## reflex_core
module reflex_core (
    input wire clk,                   
    input wire rst_n,                 
    input wire signed [15:0] z_pos,   
    input wire signed [15:0] z_vel,   
    input wire signed [15:0] kp_gain,
    input wire signed [15:0] kd_gain,
    input wire signed [15:0] vel_threshold,  
    output reg signed [15:0] u_out,   
    output reg guardian_active        
);
Settings: LEC_CHECK=0, CAP_MARGIN=20, CORE_MARGIN=8, CORE_UTILIZATION=65, CTS_CLUSTER_DIAMETER=214, CTS_CLUSTER_SIZE=100, HOLD_SLACK_MARGIN=0.26, PLACE_DENSITY=0.62, SETUP_SLACK_MARGIN=-0.78, SLEW_MARGIN=0, TNS_END_PERCENT=35; clock period 8.0 ns.
run.sh (not shown) runs the stock make flow with config.mk's settings and CLKGATE_MAP_FILE=.
The baseline finished clean.
Change:
==> flow/config.mk (replaced) <==
export PLATFORM = sky130hd
export DESIGN_NAME = reflex_core
export DESIGN_NICKNAME = reflex_core
export VERILOG_FILES = /design/flow/design.v
export SDC_FILE = /design/flow/constraint.sdc
export NUM_CORES = 4
export LEC_CHECK = 0
export CAP_MARGIN = 20
export CORE_MARGIN = 2
export CORE_UTILIZATION = 37
export CTS_CLUSTER_DIAMETER = 382
export CTS_CLUSTER_SIZE = 51
export HOLD_SLACK_MARGIN = -0.08
export PLACE_DENSITY_LB_ADDON = 0.14
export SLEW_MARGIN = 20
Outcome: Setup slack improves by 0.24 ns. Cell area goes up by 3.2%.
Change:
--- a/flow/config.mk
+++ b/flow/config.mk
@@ -9,7 +9,3 @@
 export CORE_MARGIN = 2
-export CORE_UTILIZATION = 37
-export CTS_CLUSTER_DIAMETER = 382
-export CTS_CLUSTER_SIZE = 51
-export HOLD_SLACK_MARGIN = -0.08
-export PLACE_DENSITY_LB_ADDON = 0.14
+export CORE_UTILIZATION = 66
 export SLEW_MARGIN = 20
==> flow/constraint.sdc (replaced) <==
create_clock -name core_clock -period 6.32 [get_ports {clk}]
set_input_delay 1.2640 -clock core_clock [delete_from_list [all_inputs] [get_ports {clk}]]
set_output_delay 1.2640 -clock core_clock [all_outputs]
set_load 0.01 [all_outputs]
Now the flow finished but fails on negative setup slack.
Setup slack got worse by 0.92 ns.
Area after synthesis is unchanged.
Non-clock buffer count went up by 193.
Critical path depth grows by 1.
Hold slack improved by 0.036 ns.
Synthesized cell count is unchanged.
Wire length rises by 12%.
Cell count went down by 5.4%.
Via count grows by 13%.

---

Setup of run 1:
reflex_core again, from the RTL that the note above started with.
Settings: LEC_CHECK=0, CAP_MARGIN=20, CORE_MARGIN=2, CORE_UTILIZATION=37, CTS_CLUSTER_DIAMETER=214, CTS_CLUSTER_SIZE=100, HOLD_SLACK_MARGIN=-0.08, PLACE_DENSITY_LB_ADDON=0.29, SETUP_SLACK_MARGIN=-0.78, SLEW_MARGIN=0; clock period 8.0 ns.
The inputs of run 2 differ from those of run 1 as listed below.
- a deleted HOLD_SLACK_MARGIN that had been -0.08
- a deleted CTS_CLUSTER_SIZE that had been 100
- a deleted PLACE_DENSITY_LB_ADDON that had been 0.29
- a change of SLEW_MARGIN from 0 to 20
- a change of CORE_UTILIZATION from 37 to 40
- a deleted SETUP_SLACK_MARGIN that had been -0.78
- a deleted CTS_CLUSTER_DIAMETER that had been 214
- a change of the clock period (ns, I/O delays scaled along) from 8.0 to 7.78
==> comparison <==
Run 2: worst-margin pin slew higher than run 1
Run 2 reports a lower length in cells of the worst reg-to-reg path than run 1 does.
The via count of run 2 is higher than that of run 1.
Edits applied to the flow inputs when going from run 2 to run 3:
- setting SETUP_SLACK_MARGIN to -0.38 for the first time
- changing CORE_UTILIZATION from 40 to 65
- changing the clock period (ns, I/O delays scaled along) from 7.78 to 3.72
Results
What the final checks of run 3 revealed, after a flow that finished every stage, was a layout that fails on setup timing.
Run 3 drops more vias than run 2.
Lower layout clock buffer count goes to run 2 over run 3.
On routed wire length: between run 2 and run 3, it ends up lower for run 2.
Comparing run 2 and run 3, the higher least setup slack across all paths after layout was measured on run 2.
Post-synthesis to final-layout area growth for run 3: 12 points up relative to run 2
Worst setup path endpoint = d_term[31]: run 3; worst setup path endpoint = d_term[25]: run 2
Re area fraction in full adders, half adders and majority gates: no difference whatsoever between run 3 and run 2.
Run 2 and run 3 ended up with nearly the same number of iterations in the first detailed-routing pass.
Run 3 against run 2; final area is up by more than 10%.
Wire length on met3 in run 3 is 96% above run 2.
